**flow/config.mk**
```make
export PLATFORM = sky130hd
export DESIGN_NAME = SystolicCore
export DESIGN_NICKNAME = SystolicCore
export VERILOG_FILES = /design/flow/design.v
export SDC_FILE = /design/flow/constraint.sdc
export NUM_CORES = 4
export LEC_CHECK = 0
export CAP_MARGIN = 30
export CORE_ASPECT_RATIO = 1.01
export CORE_MARGIN = 3
export CORE_UTILIZATION = 26
export GPL_ROUTABILITY_DRIVEN = 0
export HOLD_SLACK_MARGIN = 0.15
export MAX_ROUTING_LAYER = met4
export PLACE_DENSITY_LB_ADDON = 0.02
export SETUP_SLACK_MARGIN = 2.07
export SLEW_MARGIN = 30
```
**flow/constraint.sdc**
```tcl
create_clock -name core_clock -period 10.5 [get_ports {clk}]
set_input_delay 2.1000 -clock core_clock [delete_from_list [all_inputs] [get_ports {clk}]]
set_output_delay 2.1000 -clock core_clock [all_outputs]
set_load 0.01 [all_outputs]
```
**flow/design.v**
```verilog
`timescale 1ns / 1ps
module PEv3(
    clk,
    rst, 
    in_en,
    data_horz,
    data_obli,
    data_vert,
    active,
    A,
    B,
    C,
    D,
    E,
    H,
    horz_out,
    obli_out,
    bypass_en,
    opsum
    );
    parameter iWIDTH = 16;
    parameter oWIDTH = 16;
    localparam M_WIDTH = oWIDTH;
    localparam A_WIDTH = oWIDTH;
    input clk, rst, active, in_en, A, B, C, D, E, H;
    input [iWIDTH-1:0] data_horz, data_obli;
    input [A_WIDTH-1:0] data_vert;
    output logic [A_WIDTH-1:0] opsum;
    output logic [iWIDTH-1:0] horz_out, obli_out;
    output logic bypass_en;
    logic [iWIDTH-1:0] data_a_reg;
    always@(posedge clk) begin
        if (rst == 0) begin
            data_a_reg <= 0;
        end
        else if (A_mux && in_en) begin
            data_a_reg <= data_horz;
        end
        else begin
            data_a_reg <= 0;
        end
    end
    logic [iWIDTH-1:0] data_b_reg;
    always@(posedge clk) begin
        if (rst == 0) begin
            data_b_reg <= 0;
        end
        else if (B_mux && in_en) begin
            data_b_reg <= (H_mux)? data_vert[iWIDTH-1:0]: data_obli;
        end 
        else begin
            data_b_reg <= 0;
        end
    end
    reg [M_WIDTH-1:0] m_reg;
    always@(posedge clk) begin
        if (rst == 0) begin
            m_reg <= 0;
        end
        else begin
            m_reg <= data_a_reg * data_b_reg;
        end
    end
    logic [A_WIDTH-1:0] a_wire;
    always@(m_reg or psum_mux) begin
        a_wire <= m_reg + psum_mux;
    end
    reg [A_WIDTH-1:0] psum_reg;
    always@(posedge clk) begin
        if (rst == 0) begin
            psum_reg <= 0;
        end
        else begin
            psum_reg <= a_wire;
        end
    end
    logic [A_WIDTH-1:0] psum_mux;
    always@(psum_reg or C_mux) begin
        if (C_mux == 1) begin
            psum_mux <= psum_reg;
        end
        else begin
            psum_mux <= 0;
        end
    end
    logic [A_WIDTH-1:0] opsum_mux;
    always@(a_wire or data_vert_mux or D_mux) begin
        if (D_mux == 1) begin
            opsum_mux <= a_wire;
        end
        else begin
            opsum_mux <= data_vert_mux;
        end
    end
    always@(posedge clk) begin
        if (rst == 0) begin
            opsum <= 0;
        end
        else begin
         opsum <= opsum_mux;
        end
    end
    logic [A_WIDTH-1:0] data_vert_mux;
    always@(data_vert or E_mux) begin
        if (E_mux == 1) begin
            data_vert_mux <= data_vert;
        end
        else begin
            data_vert_mux <= 0;
        end
    end
    wire A_mux;
    assign A_mux = (active)? A:0;
    wire B_mux;
    assign B_mux = (active)? B:0;
    wire C_mux;
    assign C_mux = (active)? C:0;
    wire D_mux;
    assign D_mux = (active)? D:0;
    wire E_mux;
    assign E_mux = E;
    wire H_mux;
    assign H_mux = (active)? H:0;
    assign horz_out = data_a_reg;
    assign obli_out = data_b_reg;
    always@(posedge clk) begin
        bypass_en <= in_en;
    end
endmodule
`timescale 1ns / 1ps
module ACv2(
    clk,
    rst,
    ipsum,
    bn_param_in_en,
    bn_param_in,
    config_bits,
    in_en,
    F,
    data_out,
    data_out_en,
    bn_param_out,
    bn_param_out_en
    );
    parameter IN_WIDTH = 32;  
    parameter ACC_WIDTH = 35;  
    parameter BN_SCALE_WIDTH = 16;
    parameter BN_SHIFT_WIDTH = 16;
    localparam BN_PARAM_WIDTH = BN_SCALE_WIDTH + BN_SHIFT_WIDTH;  
    input logic clk, rst, in_en, F, bn_param_in_en;
    input [2:0] config_bits;
    input logic [IN_WIDTH-1:0] ipsum;
    input [BN_PARAM_WIDTH-1:0] bn_param_in;
    output [ACC_WIDTH-1:0] data_out;
    output logic [BN_PARAM_WIDTH-1:0] bn_param_out;
    output logic bn_param_out_en, data_out_en;
    logic [IN_WIDTH-1:0] ipsum_reg;
    always@(posedge clk) begin
        if (~rst) begin
            ipsum_reg <= 0;
        end
        else if (in_en) begin
            ipsum_reg <= ipsum;
        end
        else begin
            ipsum_reg <= 0;
        end
    end
    logic [ACC_WIDTH-1:0] add_node;
    logic [ACC_WIDTH-1:0] psum_reg;
    always@(posedge clk) begin
        if (~rst) begin
            psum_reg <= 0;
        end
        else begin
            psum_reg <= add_node;
        end
    end
    logic in_en_dly;
    always@(posedge clk) begin
        in_en_dly <= in_en;
    end
    logic [ACC_WIDTH-1:0] psum_mux;
    assign psum_mux = (config_bits[2] & in_en_dly)? psum_reg:0;
    assign add_node = ipsum_reg + psum_mux;
    logic [BN_PARAM_WIDTH-1:0] bn_param_reg;
    always@(posedge clk) begin
        if (~rst) begin
            bn_param_reg <= 0;
        end
        else if (bn_param_in_en) begin
            bn_param_reg <= bn_param_in;
        end
    end
    logic [BN_SCALE_WIDTH-1:0] bn_scale;
    assign bn_scale = bn_param_reg[BN_PARAM_WIDTH-1:BN_PARAM_WIDTH-BN_SCALE_WIDTH];
    logic [BN_SHIFT_WIDTH-1:0] bn_shift;
    assign bn_shift = bn_param_reg[BN_SCALE_WIDTH-1:0];
    logic [BN_SCALE_WIDTH+ACC_WIDTH-1:0] bn_scale_node;
    assign bn_scale_node = add_node * bn_scale;
    logic [BN_SCALE_WIDTH+ACC_WIDTH:0] be_shift_node;
    assign be_shift_node = bn_scale_node + bn_shift;
    logic [BN_SCALE_WIDTH+ACC_WIDTH:0] bn_mux;
    assign bn_mux = (config_bits[0])? be_shift_node: add_node;
    logic [BN_SCALE_WIDTH+ACC_WIDTH:0] relu_node;
    assign relu_node = ($signed(bn_mux) > $signed(0))? bn_mux: 0;
    logic [BN_SCALE_WIDTH+ACC_WIDTH:0] relu_mux;
    assign relu_mux = (config_bits[1])? relu_node: bn_mux;
    assign data_out = relu_mux;
    assign data_out_en = F;
    always@(posedge clk) begin
        bn_param_out_en <= bn_param_in_en;
    end
    always@(posedge clk) begin
        bn_param_out <= bn_param_in;
    end
endmodule
`timescale 1ns / 1ps
module SystolicBank_v2(
	clk,
	rst,
	in_en,
	conv_mm,
	isac,
	isrelu,
	isbn,
	active_1,
	active_2,
	active_3,
	data_in_horz_1,
	data_in_horz_2,
	data_in_horz_3,
	data_in_obli_1,
	data_in_obli_2,
	data_in_obli_3,
	data_in_obli_4,
	data_in_obli_5,
	data_in_obli_6,
	bn_param_in,
	bn_param_in_en,
	A_1,
	A_2,
	A_3,
	A_4,
	B_1,
	B_2,
	B_3,
	B_4,
	C_1,
	C_2,
	C_3,
	C_4,
	D_1,
	D_2,
	D_3,
	D_4,
	E_1,
	E_2,
	E_3,
	E_4,
	F_1,
	F_2,
	F_3,
	F_4,
	G_1,
	G_2,
	G_3,
	G_4,
	H_1,
	H_2,
	H_3,
	H_4,
	dout_en_1,
	dout_en_2,
	dout_en_3,
	dout_en_4,
	dout_1,
	dout_2,
	dout_3,
	dout_4
);
	parameter nCols = 4;
	parameter nRows = 3;
	parameter iWidth = 8;
	parameter oWidth = 8;
	localparam MODE_CONV = 0; localparam MODE_MM = 1;
	input clk, rst, in_en, conv_mm, isac, isrelu, isbn;
	input active_1;
	input active_2;
	input active_3;
	input [7:0] data_in_horz_1;
	input [7:0] data_in_horz_2;
	input [7:0] data_in_horz_3;
	input [7:0] data_in_obli_1;
	input [7:0] data_in_obli_2;
	input [7:0] data_in_obli_3;
	input [7:0] data_in_obli_4;
	input [7:0] data_in_obli_5;
	input [7:0] data_in_obli_6;
	input [15:0] bn_param_in;
	input bn_param_in_en;
	input A_1;
	input A_2;
	input A_3;
	input A_4;
	input B_1;
	input B_2;
	input B_3;
	input B_4;
	input C_1;
	input C_2;
	input C_3;
	input C_4;
	input D_1;
	input D_2;
	input D_3;
	input D_4;
	input E_1;
	input E_2;
	input E_3;
	input E_4;
	input F_1;
	input F_2;
	input F_3;
	input F_4;
	input G_1;
	input G_2;
	input G_3;
	input G_4;
	input H_1;
	input H_2;
	input H_3;
	input H_4;
	output [7:0] dout_1;
	output [7:0] dout_2;
	output [7:0] dout_3;
	output [7:0] dout_4;
	output dout_en_1;
	output dout_en_2;
	output dout_en_3;
	output dout_en_4;
	logic bypass_en_1_0;
	logic bypass_en_1_1;
	logic bypass_en_1_2;
	logic bypass_en_1_3;
	logic bypass_en_1_4;
	logic bypass_en_2_0;
	logic bypass_en_2_1;
	logic bypass_en_2_2;
	logic bypass_en_2_3;
	logic bypass_en_2_4;
	logic bypass_en_3_0;
	logic bypass_en_3_1;
	logic bypass_en_3_2;
	logic bypass_en_3_3;
	logic bypass_en_3_4;
	logic [7:0] data_in_vert_1_1;
	logic [7:0] data_in_vert_1_2;
	logic [7:0] data_in_vert_1_3;
	logic [7:0] data_in_vert_1_4;
	logic [7:0] data_in_vert_2_1;
	logic [7:0] data_in_vert_2_2;
	logic [7:0] data_in_vert_2_3;
	logic [7:0] data_in_vert_2_4;
	logic [7:0] data_in_vert_3_1;
	logic [7:0] data_in_vert_3_2;
	logic [7:0] data_in_vert_3_3;
	logic [7:0] data_in_vert_3_4;
	logic [7:0] data_in_vert_4_1;
	logic [7:0] data_in_vert_4_2;
	logic [7:0] data_in_vert_4_3;
	logic [7:0] data_in_vert_4_4;
	logic [7:0] data_in_horz_1_0;
	logic [7:0] data_in_horz_1_1;
	logic [7:0] data_in_horz_1_2;
	logic [7:0] data_in_horz_1_3;
	logic [7:0] data_in_horz_1_4;
	logic [7:0] data_in_horz_2_0;
	logic [7:0] data_in_horz_2_1;
	logic [7:0] data_in_horz_2_2;
	logic [7:0] data_in_horz_2_3;
	logic [7:0] data_in_horz_2_4;
	logic [7:0] data_in_horz_3_0;
	logic [7:0] data_in_horz_3_1;
	logic [7:0] data_in_horz_3_2;
	logic [7:0] data_in_horz_3_3;
	logic [7:0] data_in_horz_3_4;
	logic [7:0] data_in_horz_4_0;
	logic [7:0] data_in_horz_4_1;
	logic [7:0] data_in_horz_4_2;
	logic [7:0] data_in_horz_4_3;
	logic [7:0] data_in_horz_4_4;
	logic [7:0] data_in_obli_1_0;
	logic [7:0] data_in_obli_1_1;
	logic [7:0] data_in_obli_1_2;
	logic [7:0] data_in_obli_1_3;
	logic [7:0] data_in_obli_1_4;
	logic [7:0] data_in_obli_2_0;
	logic [7:0] data_in_obli_2_1;
	logic [7:0] data_in_obli_2_2;
	logic [7:0] data_in_obli_2_3;
	logic [7:0] data_in_obli_2_4;
	logic [7:0] data_in_obli_3_0;
	logic [7:0] data_in_obli_3_1;
	logic [7:0] data_in_obli_3_2;
	logic [7:0] data_in_obli_3_3;
	logic [7:0] data_in_obli_3_4;
	logic [7:0] data_in_obli_4_0;
	logic [7:0] data_in_obli_4_1;
	logic [7:0] data_in_obli_4_2;
	logic [7:0] data_in_obli_4_3;
	logic [7:0] data_in_obli_4_4;
	logic [15:0] bn_param_out_1;
	logic [15:0] bn_param_out_2;
	logic [15:0] bn_param_out_3;
	logic [15:0] bn_param_out_4;
	logic bn_param_out_en_1;
	logic bn_param_out_en_2;
	logic bn_param_out_en_3;
	logic bn_param_out_en_4;
	assign data_in_vert_4_1 = (conv_mm == MODE_CONV)? 0: data_in_obli_3;
	assign data_in_vert_4_2 = (conv_mm == MODE_CONV)? 0: data_in_obli_4;
	assign data_in_vert_4_3 = (conv_mm == MODE_CONV)? 0: data_in_obli_5;
	assign data_in_vert_4_4 = (conv_mm == MODE_CONV)? 0: data_in_obli_6;
	assign bypass_en_1_0 = in_en;
	assign bypass_en_2_0 = in_en;
	assign bypass_en_3_0 = in_en;
	assign data_in_horz_1_0 = data_in_horz_1;
	assign data_in_horz_2_0 = data_in_horz_2;
	assign data_in_horz_3_0 = data_in_horz_3;
	assign data_in_obli_2_0 = (conv_mm == MODE_CONV)? data_in_obli_1: 0;
	assign data_in_obli_3_0 = (conv_mm == MODE_CONV)? data_in_obli_2: 0;
	assign data_in_obli_4_0 = (conv_mm == MODE_CONV)? data_in_obli_3: 0;
	assign data_in_obli_4_1 = (conv_mm == MODE_CONV)? data_in_obli_4: 0;
	assign data_in_obli_4_2 = (conv_mm == MODE_CONV)? data_in_obli_5: 0;
	assign data_in_obli_4_3 = (conv_mm == MODE_CONV)? data_in_obli_6: 0;
	PEv3 # (.iWIDTH(iWidth), .oWIDTH(oWidth)) p_1_1(.clk(clk), .rst(rst), .in_en(bypass_en_1_0), .data_vert(data_in_vert_2_1), .active(active_1), .data_horz(data_in_horz_1_0), .data_obli(data_in_obli_2_0), .A(A_1), .B(B_1), .C(C_1), .D(D_1), .E(E_1), .H(H_1), .horz_out(data_in_horz_1_1), .obli_out(data_in_obli_1_1), .bypass_en(bypass_en_1_1), .opsum(data_in_vert_1_1));
	PEv3 # (.iWIDTH(iWidth), .oWIDTH(oWidth)) p_1_2(.clk(clk), .rst(rst), .in_en(bypass_en_1_1), .data_vert(data_in_vert_2_2), .active(active_1), .data_horz(data_in_horz_1_1), .data_obli(data_in_obli_2_1), .A(A_2), .B(B_2), .C(C_2), .D(D_2), .E(E_2), .H(H_2), .horz_out(data_in_horz_1_2), .obli_out(data_in_obli_1_2), .bypass_en(bypass_en_1_2), .opsum(data_in_vert_1_2));
	PEv3 # (.iWIDTH(iWidth), .oWIDTH(oWidth)) p_1_3(.clk(clk), .rst(rst), .in_en(bypass_en_1_2), .data_vert(data_in_vert_2_3), .active(active_1), .data_horz(data_in_horz_1_2), .data_obli(data_in_obli_2_2), .A(A_3), .B(B_3), .C(C_3), .D(D_3), .E(E_3), .H(H_3), .horz_out(data_in_horz_1_3), .obli_out(data_in_obli_1_3), .bypass_en(bypass_en_1_3), .opsum(data_in_vert_1_3));
	PEv3 # (.iWIDTH(iWidth), .oWIDTH(oWidth)) p_1_4(.clk(clk), .rst(rst), .in_en(bypass_en_1_3), .data_vert(data_in_vert_2_4), .active(active_1), .data_horz(data_in_horz_1_3), .data_obli(data_in_obli_2_3), .A(A_4), .B(B_4), .C(C_4), .D(D_4), .E(E_4), .H(H_4), .horz_out(data_in_horz_1_4), .obli_out(data_in_obli_1_4), .bypass_en(bypass_en_1_4), .opsum(data_in_vert_1_4));
	PEv3 # (.iWIDTH(iWidth), .oWIDTH(oWidth)) p_2_1(.clk(clk), .rst(rst), .in_en(bypass_en_2_0), .data_vert(data_in_vert_3_1), .active(active_2), .data_horz(data_in_horz_2_0), .data_obli(data_in_obli_3_0), .A(A_1), .B(B_1), .C(C_1), .D(D_1), .E(E_1), .H(H_1), .horz_out(data_in_horz_2_1), .obli_out(data_in_obli_2_1), .bypass_en(bypass_en_2_1), .opsum(data_in_vert_2_1));
	PEv3 # (.iWIDTH(iWidth), .oWIDTH(oWidth)) p_2_2(.clk(clk), .rst(rst), .in_en(bypass_en_2_1), .data_vert(data_in_vert_3_2), .active(active_2), .data_horz(data_in_horz_2_1), .data_obli(data_in_obli_3_1), .A(A_2), .B(B_2), .C(C_2), .D(D_2), .E(E_2), .H(H_2), .horz_out(data_in_horz_2_2), .obli_out(data_in_obli_2_2), .bypass_en(bypass_en_2_2), .opsum(data_in_vert_2_2));
	PEv3 # (.iWIDTH(iWidth), .oWIDTH(oWidth)) p_2_3(.clk(clk), .rst(rst), .in_en(bypass_en_2_2), .data_vert(data_in_vert_3_3), .active(active_2), .data_horz(data_in_horz_2_2), .data_obli(data_in_obli_3_2), .A(A_3), .B(B_3), .C(C_3), .D(D_3), .E(E_3), .H(H_3), .horz_out(data_in_horz_2_3), .obli_out(data_in_obli_2_3), .bypass_en(bypass_en_2_3), .opsum(data_in_vert_2_3));
	PEv3 # (.iWIDTH(iWidth), .oWIDTH(oWidth)) p_2_4(.clk(clk), .rst(rst), .in_en(bypass_en_2_3), .data_vert(data_in_vert_3_4), .active(active_2), .data_horz(data_in_horz_2_3), .data_obli(data_in_obli_3_3), .A(A_4), .B(B_4), .C(C_4), .D(D_4), .E(E_4), .H(H_4), .horz_out(data_in_horz_2_4), .obli_out(data_in_obli_2_4), .bypass_en(bypass_en_2_4), .opsum(data_in_vert_2_4));
	PEv3 # (.iWIDTH(iWidth), .oWIDTH(oWidth)) p_3_1(.clk(clk), .rst(rst), .in_en(bypass_en_3_0), .data_vert(data_in_vert_4_1), .active(active_3), .data_horz(data_in_horz_3_0), .data_obli(data_in_obli_4_0), .A(A_1), .B(B_1), .C(C_1), .D(D_1), .E(E_1), .H(H_1), .horz_out(data_in_horz_3_1), .obli_out(data_in_obli_3_1), .bypass_en(bypass_en_3_1), .opsum(data_in_vert_3_1));
	PEv3 # (.iWIDTH(iWidth), .oWIDTH(oWidth)) p_3_2(.clk(clk), .rst(rst), .in_en(bypass_en_3_1), .data_vert(data_in_vert_4_2), .active(active_3), .data_horz(data_in_horz_3_1), .data_obli(data_in_obli_4_1), .A(A_2), .B(B_2), .C(C_2), .D(D_2), .E(E_2), .H(H_2), .horz_out(data_in_horz_3_2), .obli_out(data_in_obli_3_2), .bypass_en(bypass_en_3_2), .opsum(data_in_vert_3_2));
	PEv3 # (.iWIDTH(iWidth), .oWIDTH(oWidth)) p_3_3(.clk(clk), .rst(rst), .in_en(bypass_en_3_2), .data_vert(data_in_vert_4_3), .active(active_3), .data_horz(data_in_horz_3_2), .data_obli(data_in_obli_4_2), .A(A_3), .B(B_3), .C(C_3), .D(D_3), .E(E_3), .H(H_3), .horz_out(data_in_horz_3_3), .obli_out(data_in_obli_3_3), .bypass_en(bypass_en_3_3), .opsum(data_in_vert_3_3));
	PEv3 # (.iWIDTH(iWidth), .oWIDTH(oWidth)) p_3_4(.clk(clk), .rst(rst), .in_en(bypass_en_3_3), .data_vert(data_in_vert_4_4), .active(active_3), .data_horz(data_in_horz_3_3), .data_obli(data_in_obli_4_3), .A(A_4), .B(B_4), .C(C_4), .D(D_4), .E(E_4), .H(H_4), .horz_out(data_in_horz_3_4), .obli_out(data_in_obli_3_4), .bypass_en(bypass_en_3_4), .opsum(data_in_vert_3_4));
	ACv2 # (.IN_WIDTH(oWidth), .ACC_WIDTH(oWidth), .BN_SCALE_WIDTH(oWidth), .BN_SHIFT_WIDTH(oWidth)) ac_1(.clk(clk), .rst(rst), .config_bits({isac, isrelu, isbn}), .in_en(G_1), .ipsum(data_in_vert_1_1), .F(F_1), .bn_param_in_en(bn_param_in_en), .bn_param_in(bn_param_in), .bn_param_out(bn_param_out_1), .bn_param_out_en(bn_param_out_en_1), .data_out_en(dout_en_1), .data_out(dout_1));
	ACv2 # (.IN_WIDTH(oWidth), .ACC_WIDTH(oWidth), .BN_SCALE_WIDTH(oWidth), .BN_SHIFT_WIDTH(oWidth)) ac_2(.clk(clk), .rst(rst), .config_bits({isac, isrelu, isbn}), .in_en(G_2), .ipsum(data_in_vert_1_2), .F(F_2), .bn_param_in_en(bn_param_out_en_1), .bn_param_in(bn_param_out_1), .bn_param_out(bn_param_out_2), .bn_param_out_en(bn_param_out_en_2), .data_out_en(dout_en_2), .data_out(dout_2));
	ACv2 # (.IN_WIDTH(oWidth), .ACC_WIDTH(oWidth), .BN_SCALE_WIDTH(oWidth), .BN_SHIFT_WIDTH(oWidth)) ac_3(.clk(clk), .rst(rst), .config_bits({isac, isrelu, isbn}), .in_en(G_3), .ipsum(data_in_vert_1_3), .F(F_3), .bn_param_in_en(bn_param_out_en_2), .bn_param_in(bn_param_out_2), .bn_param_out(bn_param_out_3), .bn_param_out_en(bn_param_out_en_3), .data_out_en(dout_en_3), .data_out(dout_3));
	ACv2 # (.IN_WIDTH(oWidth), .ACC_WIDTH(oWidth), .BN_SCALE_WIDTH(oWidth), .BN_SHIFT_WIDTH(oWidth)) ac_4(.clk(clk), .rst(rst), .config_bits({isac, isrelu, isbn}), .in_en(G_4), .ipsum(data_in_vert_1_4), .F(F_4), .bn_param_in_en(bn_param_out_en_3), .bn_param_in(bn_param_out_3), .bn_param_out(bn_param_out_4), .bn_param_out_en(bn_param_out_en_4), .data_out_en(dout_en_4), .data_out(dout_4));
endmodule
`timescale 1ns / 1ps
module DFSMv2(
    clk,
    rst,
    start,
    config_bits,
    in_en,
    start_out,
    in_en_bypass,
    A, B, C, D, E, F, G, H
    );
    parameter MAX_nPERIOD = 8;
    parameter MAX_nLMAC = 3*512*8;
    parameter MAX_nSHFT = 192;
    localparam CONF_REG_LEN = $clog2(MAX_nPERIOD) + $clog2(MAX_nLMAC) + $clog2(MAX_nSHFT);
    localparam MAC_CNT_WIDTH = (MAX_nLMAC > MAX_nSHFT)? MAX_nLMAC:MAX_nSHFT;
    input clk, rst, start, in_en;
    input [CONF_REG_LEN:0] config_bits;
    output logic start_out, in_en_bypass, A, B, C, D, E, F, G, H;
    localparam S0 = 0; localparam S1 = 1; localparam S2 = 2; localparam S0p = 3;
    localparam mdCONV = 0; localparam mdMM = 1;
    logic mode;
    assign mode = config_bits[CONF_REG_LEN];
    logic [$clog2(MAX_nPERIOD)-1:0] config_nPeriod;
    assign config_nPeriod = config_bits[CONF_REG_LEN-1:CONF_REG_LEN-$clog2(MAX_nPERIOD)];
    logic [$clog2(MAX_nLMAC)-1:0] config_nLMAC;
    assign config_nLMAC = config_bits[CONF_REG_LEN-$clog2(MAX_nPERIOD)-1:CONF_REG_LEN-$clog2(MAX_nPERIOD)-$clog2(MAX_nLMAC)];
    logic [$clog2(MAX_nSHFT)-1:0] config_nSHFT;
    assign config_nSHFT = config_bits[CONF_REG_LEN-$clog2(MAX_nPERIOD)-$clog2(MAX_nLMAC)-1:0];
    reg [1:0] state;
    always@(posedge clk) begin
        if (rst == 0) begin
            state <= S0;
        end
        else begin
            case (state)
                S0: begin
                        if (start) begin
                            state <= S0p;
                        end
                    end
                S0p: begin
                        if (in_en) begin
                            state <= S1;
                        end
                     end
                S1: begin
                        if (!(mac_count < config_nLMAC-1)) begin
                            state <= S2;
                        end 
                        else begin
                            if (~in_en) begin
                                state <= S0p;
                            end
                        end
                    end
                S2: begin
                        if (!(mac_count < config_nSHFT-1)) begin
                            if (period_count < config_nPeriod-1) begin
                                state <= (in_en)? S1:S0p;
                            end
                            else begin
                                state <= S0;
                            end
                        end
                    end
            endcase
        end
    end
    reg [$clog2(MAC_CNT_WIDTH)-1:0] mac_count;
    always@(posedge clk) begin
        if (~rst) begin
            mac_count <= 0;
        end
        else begin
            if (state == S1) begin
                if (mac_count < config_nLMAC-1) begin
                    mac_count <= mac_count + 1;
                end
                else begin
                    mac_count <= 0;
                end
            end
            else if (state == S2) begin
                if (mac_count < config_nSHFT-1) begin
                    mac_count <= mac_count + 1;
                end
                else begin
                    mac_count <= 0;
                end
            end
            else if (state == S0p) begin
                mac_count <= mac_count;
            end
            else begin
                mac_count <= 0;
            end
        end
    end
    reg [$clog2(MAX_nPERIOD)-1:0] period_count;
    always@(posedge clk) begin
        if (rst == 0) begin
            period_count <= 0;
        end
        else if (state == S0) begin
            period_count <= 0;
        end
        else if (state == S2 && (!(mac_count == MAX_nSHFT-1))) begin
            if (period_count < config_nPeriod-1) begin
                period_count <= period_count + 1;
            end
            else begin
                period_count <= 0;
            end
        end
    end
    always@(state) begin
        if (state == S1) begin
            A = 1;
        end
        else begin
            A = 0;
        end
    end
    always@(state) begin
        if (state == S1 || state == S0p) begin
            B = 1;
        end
        else begin
            B = 0;
        end
    end
    always@(posedge clk) begin
        if (state == S1 || state == S0p) begin
            C <= 1;
        end
        else begin
            C <= 0;
        end
    end
    always@(posedge clk) begin
        if (state == S1) begin
            D <= 1;
        end
        else begin
            D <= 0;
        end
    end
    always@(posedge clk) begin
        if (state == S2) begin
            E <= 1;
        end
        else begin
            E <= 0;
        end
    end
    reg [MAX_nSHFT-1:0] F_dly;
    always@(posedge clk) begin
        if (rst == 0) begin
            F_dly <= 0;
        end
        else if (state == S2 && mac_count == 0) begin
            F_dly <= {F_dly[MAX_nSHFT-2:0], 1'b1};
        end
        else begin
            F_dly <= {F_dly[MAX_nSHFT-2:0], 1'b0};
        end
    end
    always@(posedge clk) begin
        if (rst == 0) begin
            F <= 0;
        end
        else begin
            F <= F_dly[config_nSHFT-1];
        end
    end
    always@(posedge clk) begin
        G <= (state == S2)? 1:0;
    end
    always@(posedge clk) begin
        H <= (mode == mdMM && state == S1)? 1: 0;
    end
    always@(posedge clk) begin
        in_en_bypass <= in_en;
    end
    always@(posedge clk) begin
        start_out <= start;
    end
endmodule
`timescale 1ns / 1ps
module DFSMv3(
    clk,
    rst,
    start,
    config_bits,
    all_data_rdy,
    in_en,
    start_out,
    in_en_bypass,
    data_preread,
    A, B, C, D, E, F, G, H
    );
    parameter MAX_nPERIOD = 8;
    parameter MAX_nLMAC = 3*512*8;
    parameter MAX_nSHFT = 192;
    localparam CONF_REG_LEN = $clog2(MAX_nPERIOD) + $clog2(MAX_nLMAC) + $clog2(MAX_nSHFT);
    localparam MAC_CNT_WIDTH = (MAX_nLMAC > MAX_nSHFT)? MAX_nLMAC:MAX_nSHFT;
    input clk, rst, start, all_data_rdy, in_en;
    input [CONF_REG_LEN:0] config_bits;
    output logic start_out, in_en_bypass, data_preread, A, B, C, D, E, F, G, H;
    localparam S0 = 0; localparam S1 = 1; localparam S2 = 2; localparam S0p = 3;
    localparam mdCONV = 0; localparam mdMM = 1;
    logic mode;
    assign mode = config_bits[CONF_REG_LEN];
    logic [$clog2(MAX_nPERIOD)-1:0] config_nPeriod;
    assign config_nPeriod = config_bits[CONF_REG_LEN-1:CONF_REG_LEN-$clog2(MAX_nPERIOD)];
    logic [$clog2(MAX_nLMAC)-1:0] config_nLMAC;
    assign config_nLMAC = config_bits[CONF_REG_LEN-$clog2(MAX_nPERIOD)-1:CONF_REG_LEN-$clog2(MAX_nPERIOD)-$clog2(MAX_nLMAC)];
    logic [$clog2(MAX_nSHFT)-1:0] config_nSHFT;
    assign config_nSHFT = config_bits[CONF_REG_LEN-$clog2(MAX_nPERIOD)-$clog2(MAX_nLMAC)-1:0];
    reg [1:0] state;
    always@(posedge clk) begin
        if (rst == 0) begin
            state <= S0;
        end
        else begin
            case (state)
                S0: begin
                        if (start) begin
                            state <= S0p;
                        end
                    end
                S0p: begin
                        if (all_data_rdy) begin
                            state <= S1;
                        end
                     end
                S1: begin
                        if (!(mac_count < config_nLMAC-1)) begin
                            state <= S2;
                        end 
                        else begin
                            if (~all_data_rdy) begin
                                state <= S0p;
                            end
                        end
                    end
                S2: begin
                        if (!(mac_count < config_nSHFT-1)) begin
                            if (period_count < config_nPeriod-1) begin
                                state <= (all_data_rdy)? S1:S0p;
                            end
                            else begin
                                state <= S0;
                            end
                        end
                    end
            endcase
        end
    end
    reg [$clog2(MAC_CNT_WIDTH)-1:0] mac_count;
    always@(posedge clk) begin
        if (~rst) begin
            mac_count <= 0;
        end
        else begin
            if (state == S1) begin
                if (mac_count < config_nLMAC-1) begin
                    mac_count <= mac_count + 1;
                end
                else begin
                    mac_count <= 0;
                end
            end
            else if (state == S2) begin
                if (mac_count < config_nSHFT-1) begin
                    mac_count <= mac_count + 1;
                end
                else begin
                    mac_count <= 0;
                end
            end
            else if (state == S0p) begin
                mac_count <= mac_count;
            end
            else begin
                mac_count <= 0;
            end
        end
    end
    reg [$clog2(MAX_nPERIOD)-1:0] period_count;
    always@(posedge clk) begin
        if (rst == 0) begin
            period_count <= 0;
        end
        else if (state == S0) begin
            period_count <= 0;
        end
        else if (state == S2 && (!(mac_count == MAX_nSHFT-1))) begin
            if (period_count < config_nPeriod-1) begin
                period_count <= period_count + 1;
            end
            else begin
                period_count <= 0;
            end
        end
    end
    logic A_dly;
    always@(posedge clk) begin
        if (state == S1) begin
            A_dly <= 1;
        end
        else begin
            A_dly <= 0;
        end
    end
    always@(posedge clk) begin
        A <= A_dly;
    end
    logic B_dly;
    always@(posedge clk) begin
        if (state == S1 || state == S0p) begin
            B_dly <= 1;
        end
        else begin
            B_dly <= 0;
        end
    end
    always@(posedge clk) begin
        B <= B_dly;
    end
    logic [1:0] C_dly;
    always@(posedge clk) begin
        if (state == S1 || state == S0p) begin
            C_dly <= {C_dly[0], 1'b1};
        end
        else begin
            C_dly <= {C_dly[0], 1'b0};
        end
    end
    always@(posedge clk) begin
        C <= C_dly[1];
    end
    logic [2:0] D_dly;
    always@(posedge clk) begin
        if (state == S1) begin
            D_dly <= {D_dly[1:0], 1'b1};
        end
        else begin
            D_dly <= {D_dly[1:0], 1'b0};
        end
    end
    always@(posedge clk) begin
        D <= D_dly[2];
    end
    logic [1:0] E_dly;
    always@(posedge clk) begin
        E_dly <= (state == S2)? {E_dly[0], 1'b1} : {E_dly[0], 1'b0}; 
    end
    always@(posedge clk) begin
        E <= E_dly[1];
    end
    reg [MAX_nSHFT+1:0] F_dly;
    always@(posedge clk) begin
        if (rst == 0) begin
            F_dly <= 0;
        end
        else if (state == S2 && mac_count == 0) begin
            F_dly <= {F_dly[MAX_nSHFT:0], 1'b1};
        end
        else begin
            F_dly <= {F_dly[MAX_nSHFT:0], 1'b0};
        end
    end
    always@(posedge clk) begin
        if (rst == 0) begin
            F <= 0;
        end
        else begin
            F <= F_dly[config_nSHFT+1];
        end
    end
    logic [1:0] G_dly;
    always@(posedge clk) begin
        G_dly <= (state == S2)? {G_dly[0], 1'b1}:{G_dly[0], 1'b0};
    end
    always@(posedge clk) begin
        G <= G_dly[1];
    end
    logic [1:0] H_dly;
    always@(posedge clk) begin
        H_dly <= (mode == mdMM && state == S1)? {H_dly[0], 1'b1}: {H_dly[0], 1'b0};
    end
    always@(posedge clk) begin
        H <= H_dly[1];
    end
    always@(posedge clk) begin
        in_en_bypass <= in_en;
    end
    always@(posedge clk) begin
        start_out <= start;
    end
    assign data_preread = (state == S1)? 1: 0;
endmodule
module SystolicCore(
	input clk,
	input rst,
	input start,
	input mode_conv_mm,
	input isac,
	input isrelu,
	input isbn,
	input [22:0] dfsm_config,
	input all_data_rdy,
	input pe_config_1_1,
	input pe_config_1_2,
	input pe_config_1_3,
	input pe_config_2_1,
	input pe_config_2_2,
	input pe_config_2_3,
	input [7:0] data_horz_1_1,
	input [7:0] data_horz_1_2,
	input [7:0] data_horz_1_3,
	input [7:0] data_horz_2_1,
	input [7:0] data_horz_2_2,
	input [7:0] data_horz_2_3,
	input [7:0] data_obli_1,
	input [7:0] data_obli_2,
	input [7:0] data_obli_3,
	input [7:0] data_obli_4,
	input [7:0] data_obli_5,
	input [7:0] data_obli_6,
	input [15:0] data_bn_1,
	input [15:0] data_bn_2,
	input data_bn_en,
	output data_preread,
	output [7:0] dout_1_1,
	output [7:0] dout_1_2,
	output [7:0] dout_1_3,
	output [7:0] dout_1_4,
	output [7:0] dout_2_1,
	output [7:0] dout_2_2,
	output [7:0] dout_2_3,
	output [7:0] dout_2_4,
	output dout_en_1_1,
	output dout_en_1_2,
	output dout_en_1_3,
	output dout_en_1_4,
	output dout_en_2_1,
	output dout_en_2_2,
	output dout_en_2_3,
	output dout_en_2_4
);
	parameter nCols = 4;
	parameter nRows = 3;
	parameter iWidth = 8;
	parameter oWidth = 8;
	parameter DFSM_MAX_nPERIOD = 512;
	parameter DFSM_MAX_nLMAC = 3072;
	parameter DFSM_MAX_nSHFT = 3;
	logic A_1, A_2, A_3, A_4;
	logic B_1, B_2, B_3, B_4;
	logic C_1, C_2, C_3, C_4;
	logic D_1, D_2, D_3, D_4;
	logic E_1, E_2, E_3, E_4;
	logic F_1, F_2, F_3, F_4;
	logic G_1, G_2, G_3, G_4;
	logic H_1, H_2, H_3, H_4;
	logic dfsm_data_en_1, dfsm_data_en_2, dfsm_data_en_3, dfsm_data_en_4;
	logic start_bypass_1, start_bypass_2, start_bypass_3, start_bypass_4;
	logic array_data_en;
	always@(posedge clk) begin
		if (~rst) begin
			array_data_en <= 0;
		end
		else begin
			array_data_en <= data_preread;
		end
	end
	SystolicBank_v2 # (.iWidth(iWidth), .oWidth(oWidth), .nRows(nRows), .nCols(nCols)) bank_1(.clk(clk), .rst(rst), .in_en(array_data_en), .conv_mm(mode_conv_mm), .isac(isac), .isrelu(isrelu), .isbn(isbn), .bn_param_in_en(data_bn_en), .bn_param_in(data_bn_1), .active_1(pe_config_1_1), .active_2(pe_config_1_2), .active_3(pe_config_1_3), .data_in_horz_1(data_horz_1_1), .data_in_horz_2(data_horz_1_2), .data_in_horz_3(data_horz_1_3), .data_in_obli_1(data_obli_1), .data_in_obli_2(data_obli_2), .data_in_obli_3(data_obli_3), .data_in_obli_4(data_obli_4), .data_in_obli_5(data_obli_5), .data_in_obli_6(data_obli_6), .A_1(A_1), .A_2(A_2), .A_3(A_3), .A_4(A_4), .B_1(B_1), .B_2(B_2), .B_3(B_3), .B_4(B_4), .C_1(C_1), .C_2(C_2), .C_3(C_3), .C_4(C_4), .D_1(D_1), .D_2(D_2), .D_3(D_3), .D_4(D_4), .E_1(E_1), .E_2(E_2), .E_3(E_3), .E_4(E_4), .F_1(F_1), .F_2(F_2), .F_3(F_3), .F_4(F_4), .G_1(G_1), .G_2(G_2), .G_3(G_3), .G_4(G_4), .H_1(H_1), .H_2(H_2), .H_3(H_3), .H_4(H_4), .dout_en_1(dout_en_1_1), .dout_en_2(dout_en_1_2), .dout_en_3(dout_en_1_3), .dout_en_4(dout_en_1_4), .dout_1(dout_1_1), .dout_2(dout_1_2), .dout_3(dout_1_3), .dout_4(dout_1_4));
	SystolicBank_v2 # (.iWidth(iWidth), .oWidth(oWidth), .nRows(nRows), .nCols(nCols)) bank_2(.clk(clk), .rst(rst), .in_en(array_data_en), .conv_mm(mode_conv_mm), .isac(isac), .isrelu(isrelu), .isbn(isbn), .bn_param_in_en(data_bn_en), .bn_param_in(data_bn_2), .active_1(pe_config_2_1), .active_2(pe_config_2_2), .active_3(pe_config_2_3), .data_in_horz_1(data_horz_2_1), .data_in_horz_2(data_horz_2_2), .data_in_horz_3(data_horz_2_3), .data_in_obli_1(data_obli_1), .data_in_obli_2(data_obli_2), .data_in_obli_3(data_obli_3), .data_in_obli_4(data_obli_4), .data_in_obli_5(data_obli_5), .data_in_obli_6(data_obli_6), .A_1(A_1), .A_2(A_2), .A_3(A_3), .A_4(A_4), .B_1(B_1), .B_2(B_2), .B_3(B_3), .B_4(B_4), .C_1(C_1), .C_2(C_2), .C_3(C_3), .C_4(C_4), .D_1(D_1), .D_2(D_2), .D_3(D_3), .D_4(D_4), .E_1(E_1), .E_2(E_2), .E_3(E_3), .E_4(E_4), .F_1(F_1), .F_2(F_2), .F_3(F_3), .F_4(F_4), .G_1(G_1), .G_2(G_2), .G_3(G_3), .G_4(G_4), .H_1(H_1), .H_2(H_2), .H_3(H_3), .H_4(H_4), .dout_en_1(dout_en_2_1), .dout_en_2(dout_en_2_2), .dout_en_3(dout_en_2_3), .dout_en_4(dout_en_2_4), .dout_1(dout_2_1), .dout_2(dout_2_2), .dout_3(dout_2_3), .dout_4(dout_2_4));
	DFSMv3 # (.MAX_nPERIOD(DFSM_MAX_nPERIOD), .MAX_nLMAC(DFSM_MAX_nLMAC), .MAX_nSHFT(DFSM_MAX_nSHFT)) fsm_1(.clk(clk), .rst(rst), .config_bits({mode_conv_mm, dfsm_config}), .all_data_rdy(all_data_rdy), .in_en(array_data_en), .start(start), .data_preread(data_preread), .in_en_bypass(dfsm_data_en_1), .start_out(start_bypass_1), .A(A_1), .B(B_1), .C(C_1), .D(D_1), .E(E_1), .F(F_1), .G(G_1), .H(H_1));
	DFSMv2 # (.MAX_nPERIOD(DFSM_MAX_nPERIOD), .MAX_nLMAC(DFSM_MAX_nLMAC), .MAX_nSHFT(DFSM_MAX_nSHFT)) fsm_2(.clk(clk), .rst(rst), .config_bits({mode_conv_mm, dfsm_config}), .in_en(dfsm_data_en_1), .start(start_bypass_1), .in_en_bypass(dfsm_data_en_2), .start_out(start_bypass_2), .A(A_2), .B(B_2), .C(C_2), .D(D_2), .E(E_2), .F(F_2), .G(G_2), .H(H_2));
	DFSMv2 # (.MAX_nPERIOD(DFSM_MAX_nPERIOD), .MAX_nLMAC(DFSM_MAX_nLMAC), .MAX_nSHFT(DFSM_MAX_nSHFT)) fsm_3(.clk(clk), .rst(rst), .config_bits({mode_conv_mm, dfsm_config}), .in_en(dfsm_data_en_2), .start(start_bypass_2), .in_en_bypass(dfsm_data_en_3), .start_out(start_bypass_3), .A(A_3), .B(B_3), .C(C_3), .D(D_3), .E(E_3), .F(F_3), .G(G_3), .H(H_3));
	DFSMv2 # (.MAX_nPERIOD(DFSM_MAX_nPERIOD), .MAX_nLMAC(DFSM_MAX_nLMAC), .MAX_nSHFT(DFSM_MAX_nSHFT)) fsm_4(.clk(clk), .rst(rst), .config_bits({mode_conv_mm, dfsm_config}), .in_en(dfsm_data_en_3), .start(start_bypass_3), .in_en_bypass(dfsm_data_en_4), .start_out(start_bypass_4), .A(A_4), .B(B_4), .C(C_4), .D(D_4), .E(E_4), .F(F_4), .G(G_4), .H(H_4));
endmodule
```
**flow/run.sh**
```bash
#!/bin/bash
# the make line also repeats each setting of config.mk as NAME=value (left out here)
make -C /OpenROAD-flow-scripts/flow DESIGN_CONFIG=/design/flow/config.mk WORK_HOME=/design/flow/orfs CLKGATE_MAP_FILE= finish
```
==> impl_metrics.tcl, run 1 <==
# metrics dict for downstream scripts
set metrics [dict create \
    numPortBuffers 238 \
    fin_nets 13000 \
    ys_types 82 \
    pg_seq_w 0.00573 \
    cp.depth 28 \
    htree_levels 4 \
    critPathKind "input pin to output port" \
    maxPowerGroup "the clock network" \
    areaGrowthSynthToFinish_pct 19.7 \
    cts_tree "done" \
    crit_end "dout_2_3[3]" \
    routed_wl_um 330000 \
    slowest_stage "or4_4" \
    ys_sh_aoi_pct 6.99 \
    powerDensity_nw_per_um2 115 \
    synth-xor-area-share_pct 6.51 \
    combinationalPower_w 0.000609 \
    reg2reg_depth 13 \
    synthesis.area_um2 96900 \
    fin_crit_ns 10.20 \
    cts_sinks 1469 \
    simple_gate_share_pct 20.7 \
    maxCapViolCount 0 \
    grt_max_degree 105 \
    cp-end-kind "output port" \
    pwr-share-seq_pct 42.8 \
    fmax_mhz 98.1 \
    clock_latency_ns 0.88 \
    topCellsByArea "dfxtp_1 30%, fa_1 14%, ha_1 14%, and2_1 8.6%, inv_1 4.7%" \
    logic_family "adder cells" \
    outcome "timing/DRC/antenna clean" \
    synth_nets 12600 \
    reg2reg_setup_slack_ns 6.51 \
    seq_area_um2 29400 \
    overflow 0 \
    ir_drop_mv 0.116 \
    die_h_um 620 \
    ys_cells 10700 \
    die_x_um 614 \
    worstHoldEndpoint "fsm_1.C_dly[1]" \
    p_leak_nw 54.6 \
    num_vias 71900 \
    grt_first_pass_wirelength_um 503000 \
    worst_pin_slew_ns 1.12 \
    viasPerCell 4.45 \
    critPathArrivalTime_ns 8.10 \
    rsz0062_at_grt "true" \
    yosys.area.top_type "dfxtp_1" \
    powerClk_w 0.00704 \
    mux_area_share_pct 1.85 \
    clk_path_buf_depth 4 \
    start_kind "input pin" \
    r2r_end "bank_1.p_2_1.m_reg[7]" \
    ant_nets 0 \
    fillers 38800 \
    min_period_over_period_pct 97.1 \
    wl_per_cell_um 20.4 \
    fp_util_pct 26.2 \
    ys_sh_adder_pct 27.7 \
    p_switching_w 0.00324 \
    hpwl_um 256000 \
    cp_data_required_time_ns 8.40 \
    clockRootBuffer "clkbuf_16" \
    warnings 56 \
    firstDrtPassIters 5 \
    drv_slew 0 \
    cts_made_buffers 200 \
    ios 239 \
    syn_area_per_cell_um2 9.09 \
    min-delay-start "fsm_1.C_dly[0]" \
    drt_iter0_markers 3074 \
    setup_violations 0 \
    preCtsSetupSlack_ns -0.316 \
    crit_path_max_incr_delay_ns 0.55 \
    yosys-stat-area_um2 96900 \
    power_w 0.0134 \
    slew-limit-headroom_pct 25.0 \
    yosys_warnings 5 \
    drc 0 \
    grt_pass1_vias 77000 \
    comb_area_um2 63900 \
    antenna_found_initial 13 \
    seq_area_frac_synth_pct 30.3 \
    yosysTopAreaCellShare_pct 30.3 \
    synth_top_cell_by_count "dfxtp_1" \
    critPathTopFamily "adder cells" \
    cts_hold_buffers 0 \
    async_flop_share_pct 0 \
    crit_start "isac" \
    finalWorstSetupSlack_ns 0.303 \
    gr-usage-all-layers_pct 17.9 \
    rows 224 \
    p_comb_share_pct 4.6 \
    synth_cells 10700 \
    intPower_w 0.0101 \
    switching_share_pct 24.2 \
    worstReg2RegStart "bank_1.p_2_1.data_a_reg[2]" \
    hold_violations 0 \
    path_clk_slew_ns 0.06 \
    min_path_type "register to register" \
    coreArea_um2 370000 \
    clock_skew_ns 0.0413 \
    ys_dominant_reg_cell "dfxtp_1" \
    chipArea_um2 380000 \
    synth-edff-count 0 \
    critical_path_buf_inv_count 7 \
    ys.flops 1469 \
    min_path_cells 0 \
    clock_power_share_pct 52.6 \
    critPathMaxFanout 5 \
    finish.utilization_pct 31.4 \
    top_cells_by_count "1469 x dfxtp_1, 1337 x and2_1, 1209 x inv_1" \
]
==> final cells by class <==
cell class / instances / share of cell area (%)
multi-input combinational: 7665 / 55.1
sequential: 1469 / 25.4
tap: 4859 / 5.24
clock buffer: 278 / 4.91
timing repair buffer: 583 / 4.55
inverter: 1210 / 3.92
clock inverter: 83 / 0.883
antenna: 11 / 0.0237
==> timing repair <==
item | CTS | global route
cloned | 3 | 0
pin swaps | 207 | 137
setup buffers | 63 | 21
hold endpoints to repair | 0 | 0
endpoints found under the setup margin | 64 | 64
resized | 443 | 138
==> metal layers <==
layer / vias to the layer above / global-route usage (%) / wire length, µm
met1: 35300 / 23.8 / 158000
met5: - / - / 0
li1: 35300 / - / -
met4: 0 / 4.07 / 7780
met3: 382 / 1.54 / 8710
met2: 902 / 29.4 / 155000
==> metrics by stage <==
step	area, µm²	cells	hold slack (ns)	TNS, ns
2_1_floorplan	98100	10700	0.310	0
3_3_place_gp	107000	15700	0.313	-6.87
3_5_place_dp	107000	15700	0.317	-9.46
4_1_cts	115000	16100	0.332	0
5_1_grt	116000	16200	0.333	0
6_report	116000	16200	0.324	0
==> run 2, diff against run 1 <==
Settings changed: CAP_MARGIN 30 to 20, CELL_PAD_IN_SITES_GLOBAL_PLACEMENT from default to 0, CORE_ASPECT_RATIO 1.01 to default, CORE_MARGIN 3 to 2, CORE_UTILIZATION 26 to 72, CTS_CLUSTER_SIZE from default to 18, GPL_ROUTABILITY_DRIVEN 0 to default, HOLD_SLACK_MARGIN 0.15 to default, MAX_ROUTING_LAYER met4 to default, PLACE_DENSITY_LB_ADDON 0.02 to 0.24, SETUP_SLACK_MARGIN 2.07 to default, SLEW_MARGIN 30 to 20, TNS_END_PERCENT from default to 85.
Clock period 10.5 ns to 8.83 ns, I/O delays scaled along.
==> run 2 against run 1 <==
  * The layout now fails its checks (negative setup slack)
  * Largest power group unchanged
  * Critical endpoint is now dout_2_2[2]
  * Non-clock buffer count up 121
  * Register-to-register slack got worse by 1.5 ns
  * Core utilization is 52 points higher
  * Final cell count shrank 19%
  * Sequential share of layout area rose by 1.0 points
  * Combinational power is 12% higher
  * Critical path type unchanged
  * Routed wire length shrank 18%
==> impl_metrics.tcl, run 2 <==
# metrics dict for downstream scripts
set metrics [dict create \
    outcome "complete, but fails checks" \
    so_faults "negative setup slack" \
    seq_area_frac_synth_pct 30.3 \
    firstDrtPassIters 6 \
    dp.cells 12700 \
    yosys-stat-area_um2 96900 \
    die_x_um 371 \
    yosys_warnings 5 \
    worstHoldEndpoint "fsm_1.G" \
    simple_gate_share_pct 20.7 \
    logic_family "adder cells" \
    drc 0 \
    critPathTopFamily "adder cells" \
    reg2reg_setup_slack_ns 4.98 \
    viasPerCell 5.92 \
    rows 134 \
    wl_per_cell_um 20.6 \
    ys_sh_adder_pct 27.7 \
    min_path_cells 0 \
    synth_cells 10700 \
    crit_start "isac" \
    overflow 0 \
    ys_cells 10700 \
    critical_path_buf_inv_count 10 \
    power_w 0.0144 \
    fillers 7761 \
    grt_first_pass_wirelength_um 421000 \
    topCellsByArea "dfxtp_1 30%, fa_1 14%, ha_1 14%, and2_1 8.6%, inv_1 4.7%" \
    combinationalPower_w 0.000685 \
    worstReg2RegStart "bank_2.p_3_2.data_a_reg[1]" \
    powerClk_w 0.00689 \
    stdcell_count 13100 \
    maxPowerGroup "the clock network" \
    cp-end-kind "output port" \
    fin_nets 13100 \
    reg2reg_depth 12 \
    coreArea_um2 133000 \
    stdcell_area_um2 111000 \
    p_comb_share_pct 4.8 \
    syn_area_per_cell_um2 9.09 \
    cts_sinks 1469 \
    slew-limit-headroom_pct 17.4 \
    cp.depth 28 \
    yosysTopAreaCellShare_pct 30.3 \
    antenna_found_initial 21 \
    cp_data_required_time_ns 7.06 \
    finalWorstSetupSlack_ns -0.816 \
    grt_pass1_vias 79900 \
    placed_cell_area_um2 104000 \
    hold_violations 0 \
    areaGrowthSynthToFinish_pct 15.0 \
    clock_skew_ns 0.0275 \
    setup_violations 64 \
    synth_nets 12600 \
    ys_types 82 \
    ys.flops 1469 \
    ys_dominant_reg_cell "dfxtp_1" \
    clock_latency_ns 0.80 \
    clk_path_buf_depth 3 \
    crit_end "dout_2_2[2]" \
    min-delay-start "fsm_1.G_dly[1]" \
    warnings 66 \
    p_switching_w 0.00334 \
    numPortBuffers 238 \
    p_leak_nw 54.6 \
    clockRootBuffer "clkbuf_16" \
    yosys.area.top_type "dfxtp_1" \
    min_period_over_period_pct 109 \
    path_clk_slew_ns 0.06 \
    intPower_w 0.0111 \
    fin_crit_ns 9.65 \
    fmax_mhz 104 \
    ir_drop_mv 0.178 \
    mux_area_share_pct 1.85 \
    crit_top_cell "fa_1" \
    ys_sh_aoi_pct 6.99 \
    synth-edff-count 0 \
    cts_made_buffers 152 \
    maxCapViolCount 0 \
    htree_levels 4 \
    ios 239 \
    num_vias 77600 \
    worst_pin_slew_ns 1.24 \
    fp_util_pct 72.6 \
    min_path_type "register to register" \
    async_flop_share_pct 0 \
    powerDensity_nw_per_um2 129 \
    cts_tree "done" \
    ant_nets 0 \
    drv_slew 0 \
    drt_iter0_markers 6952 \
    preCtsSetupSlack_ns -1.30 \
    chipArea_um2 138000 \
    synth_top_cell_by_count "dfxtp_1" \
    die_h_um 371 \
    slowest_stage "fa_1" \
    synth-xor-area-share_pct 6.51 \
    start_kind "input pin" \
    rsz0062_at_grt "true" \
    crit_path_max_incr_delay_ns 0.53 \
    critPathArrivalTime_ns 7.88 \
    top_cells_by_count "1469 x dfxtp_1, 1337 x and2_1, 1209 x inv_1" \
    r2r_end "bank_2.p_3_2.m_reg[7]" \
    clock_power_share_pct 47.9 \
    switching_share_pct 23.2 \
    pg_seq_w 0.00681 \
    routed_wl_um 270000 \
    gr-usage-all-layers_pct 38.7 \
    grt_max_degree 175 \
    critPathKind "input pin to output port" \
    hpwl_um 196000 \
    gp_congestion 0.977 \
    critPathMaxFanout 7 \
    synthesis.area_um2 96900 \
    pwr-share-seq_pct 47.3 \
]
-- run 2: layout make-up --
type	instances	area [µm²]	share of cell area, %
flip-flops and latches	1469	29400	26.4
diodes	10	25.0	0.0224
repair buffers	704	6100	5.48
inverters	1210	4550	4.08
well taps	1768	2210	1.98
clock inverters	71	971	0.871
multi-input cells	7665	63800	57.2
clock buffers	205	4400	3.95
-- run 2: stage by stage --
stage / hold WS [ns] / utilization, % / setup TNS, ns
finish: 0.326 / 83.5 / -37.94
global route: 0.330 / 83.5 / -51.01
CTS: 0.325 / 82.8 / -33.21
detailed placement: 0.312 / 78.0 / -70.33
global placement: 0.311 / 78.0 / -61.16
floorplan: 0.310 / - / -11.25
-- run 2: routing by layer --
metal | up-vias | GRT usage, % | wire (µm)
met5 | - | 0 | 115
met4 | 18 | 21.8 | 16800
met3 | 986 | 6.94 | 22000
met2 | 3493 | 64.7 | 128000
met1 | 37700 | 47.1 | 104000
li1 | 35400 | - | -
-- run 2: what timing repair did --
action,in CTS,in global routing
pin swaps,155,118
endpoints found under the setup margin,64,64
gates resized,394,143
setup buffers,62,29
hold endpoints to repair,0,0
hold buffers,0,0
cloned,3,1
==> run 3, diff against run 2 <==
Settings changed: ABC_AREA from default to 1, CELL_PAD_IN_SITES_GLOBAL_PLACEMENT 0 to default, CTS_CLUSTER_DIAMETER from default to 342, CTS_CLUSTER_SIZE 18 to default, PLACE_DENSITY from default to 0.78, PLACE_DENSITY_LB_ADDON 0.24 to default, SETUP_SLACK_MARGIN from default to 0.9, TNS_END_PERCENT 85 to default.
Clock period 8.83 ns to 6.67 ns, I/O delays scaled along.
==> run 3 against run 2 <==
  * The layout still fails its checks (negative setup slack)
  * Critical path depth rose by 20
  * Clock power rose by 36%
  * Final cell count rose by 30%
  * Hold slack got worse by 0.0028 ns
  * Combinational power rose by 82%
  * Routed wire length rose by 15%
  * First-iteration DRC count rose by 21%
  * Sequential share of layout area fell by 2.4 points
  * Core utilization rose by 1.5 points
  * Highest routed layer unchanged
  * Largest cell class unchanged
  * Power rose by 37%
==> impl_metrics.tcl, run 3 <==
# metrics dict for downstream scripts
set metrics [dict create \
    ant_nets 0 \
    drt_iter0_markers 8396 \
    stdcell_area_um2 122000 \
    ys_sh_adder_pct 25.6 \
    powerDensity_nw_per_um2 160 \
    cts_sinks 1469 \
    start_kind "input pin" \
    preCtsSetupSlack_ns -2.38 \
    die_x_um 385 \
    switching_share_pct 24.7 \
    cp-end-kind "output port" \
    fillers 8349 \
    yosys-stat-area_um2 105000 \
    combinationalPower_w 0.00125 \
    finish.utilization_pct 85.1 \
    stdcell_count 17000 \
    synth-xor-area-share_pct 4.74 \
    fin_crit_ns 8.38 \
    placed_cell_area_um2 114000 \
    so_faults "negative setup slack" \
    wl_met2_um 144000 \
    r2r_end "bank_1.p_2_1.m_reg[7]" \
    reg2reg_depth 14 \
    critPathArrivalTime_ns 7.05 \
    clock_latency_ns 0.82 \
    synth_cells 14300 \
    ys_cells 14300 \
    crit_path_max_incr_delay_ns 0.28 \
    overflow 0 \
    grt_max_degree 146 \
    p_comb_share_pct 6.4 \
    crit_top_cell "buf_4" \
    cp.depth 48 \
    firstDrtPassIters 9 \
    min_path_cells 0 \
    worst_pin_slew_ns 1.11 \
    simple_gate_share_pct 20.7 \
    fp_util_pct 72.7 \
    rsz0062_at_grt "true" \
    gr-usage-all-layers_pct 41.2 \
    rows 139 \
    p_leak_nw 64.8 \
    critical_path_buf_inv_count 34 \
    clk_path_buf_depth 3 \
    clock_skew_ns 0.0436 \
    viasPerCell 5.61 \
    ys.flops 1469 \
    top_layer "met5" \
    ys_dominant_reg_cell "dfxtp_1" \
    fmax_mhz 119 \
    critPathTopFamily "buffers and inverters" \
    synth_top_cell_by_count "inv_1" \
    cp_data_required_time_ns 5.34 \
    min-delay-start "fsm_1.H_dly[0]" \
    ys_sh_aoi_pct 6.53 \
    ys_types 54 \
    p_switching_w 0.00485 \
    ir_drop_mv 0.233 \
    warnings 72 \
    min_path_type "register to register" \
    pg_seq_w 0.00902 \
    slowest_stage "ha_4" \
    num_vias 95500 \
    outcome "complete, but fails checks" \
    seq_area_frac_synth_pct 28.1 \
    slew-limit-headroom_pct 25.8 \
    dp.cells 16600 \
    chipArea_um2 148000 \
    hpwl_um 228000 \
    worstReg2RegStart "bank_1.p_2_1.data_a_reg[1]" \
    power_w 0.0196 \
    crit_end "dout_1_3[0]" \
    gp_congestion 0.990 \
    fin_nets 16900 \
    clockRootBuffer "clkbuf_16" \
    drv_slew 0 \
    drc 0 \
    synth_nets 16200 \
    crit_start "isac" \
    mux_area_share_pct 0.689 \
    critPathKind "input pin to output port" \
    setup_violations 64 \
    cts_tree "done" \
    async_flop_share_pct 0 \
    min_period_over_period_pct 126 \
    routed_wl_um 311000 \
    maxPowerGroup "the clock network" \
    ios 239 \
    finalWorstSetupSlack_ns -1.71 \
    grt_pass1_vias 96300 \
    synth-edff-count 0 \
    syn_area_per_cell_um2 7.33 \
    synthesis.area_um2 105000 \
    die_h_um 385 \
    coreArea_um2 144000 \
    hold_violations 0 \
    htree_levels 4 \
    clock_power_share_pct 47.7 \
    worstHoldEndpoint "fsm_1.H_dly[1]" \
    critPathMaxFanout 7 \
    yosysTopAreaCellShare_pct 28.1 \
    areaGrowthSynthToFinish_pct 17.0 \
    top_cells_by_count "3403 x inv_1, 3076 x nand2_1, 1469 x dfxtp_1" \
    path_clk_slew_ns 0.06 \
    antenna_found_initial 11 \
    yosys_warnings 5 \
    topCellsByArea "dfxtp_1 28%, fa_1 13%, ha_1 13%, inv_1 12%, nand2_1 11%" \
    cts_made_buffers 155 \
    wl_per_cell_um 18.3 \
    pwr-share-seq_pct 45.9 \
    powerClk_w 0.00937 \
    maxCapViolCount 0 \
    grt_first_pass_wirelength_um 487000 \
    wl_met3_um 30000 \
    intPower_w 0.0148 \
    numPortBuffers 238 \
    reg2reg_setup_slack_ns 2.66 \
    logic_family "adder cells" \
    wl_met1_um 115000 \
    yosys.area.top_type "dfxtp_1" \
]
==> run 3: per-layer routing <==
metal / track usage, % / vias to the layer above
met5: 0 / -
met4: 26.3 / 6
met3: 8.44 / 1483
met2: 68.1 / 5151
met1: 49.1 / 44500
li1: - / 44300
==> run 3: cell type report <==
cell class	instances	area, µm²	area share, %
antenna	9	22.5	0.0184
tap	1903	2380	1.94
timing repair buffer	904	7720	6.31
sequential	1469	29400	24.0
clock inverter	89	1310	1.07
multi-input combinational	9043	64500	52.7
inverter	3407	12800	10.5
clock buffer	196	4250	3.47
==> run 3: repair_timing <==
item | 4_1_cts | 5_1_grt
resized | 424 | 323
gates cloned | 3 | 0
setup endpoints to repair | 64 | 64
hold buffers | 0 | 0
setup buffers | 116 | 40
pin swaps | 135 | 169
==> run 3: per-stage QoR <==
| stage | setup TNS [ns] | hold slack, ns |
|---|---|---|
| after CTS | -89.44 | 0.322 |
| after global routing | -112.93 | 0.330 |
| after global placement | -136.12 | 0.311 |
| final | -98.52 | 0.323 |
| after detailed placement | -143.09 | 0.312 |
| after floorplan | -35.66 | 0.310 |
==> run 4, diff against run 3 <==
Settings changed: ABC_AREA 1 to 0, CTS_CLUSTER_DIAMETER 342 to default, PLACE_DENSITY 0.78 to 0.67, SETUP_SLACK_MARGIN 0.9 to 1.86.
Clock period 6.67 ns to 6.57 ns, I/O delays scaled along.
==> run 4 against run 3 <==
  * Still fails the layout checks on negative setup slack
  * Via count fell by 19%
  * Largest power group unchanged
  * Final area fell by 8.6%
  * Register-to-register slack better by 0.07 ns
  * Sequential share of layout area grew 2.3 points
  * Critical endpoint is now dout_1_2[5]
==> impl_metrics.tcl, run 4 <==
# metrics dict for downstream scripts
set metrics [dict create \
    rsz0062_at_grt "true" \
    p_comb_share_pct 4.9 \
    min_period_over_period_pct 133 \
    hold_violations 0 \
    ys_sh_adder_pct 27.7 \
    cp_data_required_time_ns 5.26 \
    worstHoldEndpoint "fsm_1.C_dly[1]" \
    powerClk_w 0.00932 \
    logic_family "adder cells" \
    mux_area_share_pct 1.85 \
    fin_nets 13200 \
    topCellsByArea "dfxtp_1 30%, fa_1 14%, ha_1 14%, and2_1 8.6%, inv_1 4.7%" \
    critical_path_buf_inv_count 9 \
    clock_latency_ns 0.80 \
    crit_end "dout_1_2[5]" \
    drv_slew 0 \
    synth_nets 12600 \
    grt_max_degree 168 \
    ant_nets 0 \
    grt_first_pass_wirelength_um 423000 \
    clock_power_share_pct 48.0 \
    ys_types 82 \
    reg2reg_depth 12 \
    wl_per_cell_um 20.3 \
    routed_wl_um 268000 \
    clk_path_buf_depth 3 \
    slew-limit-headroom_pct 27.7 \
    crit_path_max_incr_delay_ns 0.56 \
    syn_area_per_cell_um2 9.09 \
    worstReg2RegStart "bank_2.p_3_2.data_a_reg[1]" \
    intPower_w 0.0148 \
    p_switching_w 0.00458 \
    crit_start "isac" \
    critPathArrivalTime_ns 7.42 \
    r2r_end "bank_2.p_3_2.m_reg[7]" \
    outcome "complete, but fails checks" \
    overflow 0 \
    yosys.area.top_type "dfxtp_1" \
    powerDensity_nw_per_um2 173 \
    drc 0 \
    pwr-share-seq_pct 47.1 \
    antenna_found_initial 21 \
    numPortBuffers 238 \
    reg2reg_setup_slack_ns 2.73 \
    viasPerCell 5.87 \
    cp.depth 30 \
    yosysTopAreaCellShare_pct 30.3 \
    ir_drop_mv 0.239 \
    path_clk_slew_ns 0.06 \
    ys_dominant_reg_cell "dfxtp_1" \
    firstDrtPassIters 6 \
    ys_cells 10700 \
    hpwl_um 198000 \
    fillers 7966 \
    htree_levels 4 \
    start_kind "input pin" \
    worst_pin_slew_ns 1.08 \
    critPathMaxFanout 8 \
    synth-edff-count 0 \
    maxCapViolCount 0 \
    stdcell_area_um2 112000 \
    die_h_um 371 \
    clockRootBuffer "clkbuf_16" \
    fin_crit_ns 8.74 \
    finalWorstSetupSlack_ns -2.17 \
    ys.flops 1469 \
    coreArea_um2 133000 \
    yosys-stat-area_um2 96900 \
    simple_gate_share_pct 20.7 \
    switching_share_pct 23.6 \
    p_leak_nw 54.9 \
    gp_congestion 0.962 \
    critPathTopFamily "adder cells" \
    cts_made_buffers 155 \
    hold_ws_ns 0.327 \
    num_vias 77300 \
    chipArea_um2 138000 \
    yosys_warnings 5 \
    critPathKind "input pin to output port" \
    ys_sh_aoi_pct 6.99 \
    placed_cell_area_um2 105000 \
    top_cells_by_count "1469 x dfxtp_1, 1337 x and2_1, 1209 x inv_1" \
    grt_pass1_vias 79800 \
    clock_skew_ns 0.0407 \
    synth_cells 10700 \
    fp_util_pct 72.6 \
    min_path_cells 0 \
    rows 134 \
    async_flop_share_pct 0 \
    min-delay-start "fsm_1.C_dly[0]" \
    synth_top_cell_by_count "dfxtp_1" \
    synth-xor-area-share_pct 6.51 \
    gr-usage-all-layers_pct 38.8 \
    drt_iter0_markers 6285 \
    synthesis.area_um2 96900 \
    areaGrowthSynthToFinish_pct 15.5 \
    warnings 65 \
    seq_area_frac_synth_pct 30.3 \
    combinationalPower_w 0.000954 \
    pg_seq_w 0.00913 \
    cp-end-kind "output port" \
    setup_violations 64 \
    min_path_type "register to register" \
    ios 239 \
    die_x_um 371 \
    slowest_stage "fa_2" \
    cts_sinks 1469 \
    so_faults "negative setup slack" \
    cts_tree "done" \
    fmax_mhz 114 \
    maxPowerGroup "the clock network" \
]
-- run 4: layer usage --
layer | share of wire, % | GRT usage, % | vias up
met1 | 39 | 48.4 | 37500
met4 | 6.4 | 21.7 | 12
met5 | 0.032 | 0 | -
met3 | 7.6 | 6.18 | 909
met2 | 47 | 64.2 | 3380
li1 | - | - | 35500
-- run 4: stage by stage --
step                setup TNS [ns]  power [W]  setup slack, ns  utilization, %  instances
floorplan                   -97.39    0.00977            -1.83               -      10700
global placement           -146.43     0.0102            -2.45            78.6      12800
detailed placement         -156.00     0.0102            -2.67            78.6      12800
CTS                        -123.95     0.0194            -2.10            83.3      13100
global route               -138.89     0.0199            -2.32            83.9      13200
finish                     -126.42     0.0194            -2.17            83.9      13200
-- run 4: layout make-up --
class / instances / area [µm²] / share of cell area (%)
multi-input cells: 7666 / 63700 / 56.9
flip-flops and latches: 1469 / 29400 / 26.3
repair buffers: 762 / 6590 / 5.88
inverters: 1210 / 4550 / 4.06
clock buffers: 211 / 4410 / 3.94
well taps: 1768 / 2210 / 1.98
clock inverters: 74 / 1030 / 0.919
diodes: 9 / 22.5 / 0.0201
-- run 4: timing repair --
item | 4_1_cts | 5_1_grt
pin swaps | 146 | 146
resized | 366 | 147
buffers inserted | 53 | 23
endpoints found under the setup margin | 64 | 87
gates cloned | 2 | 0
hold buffers | 0 | 0
Power and IR drop assume default switching activity.
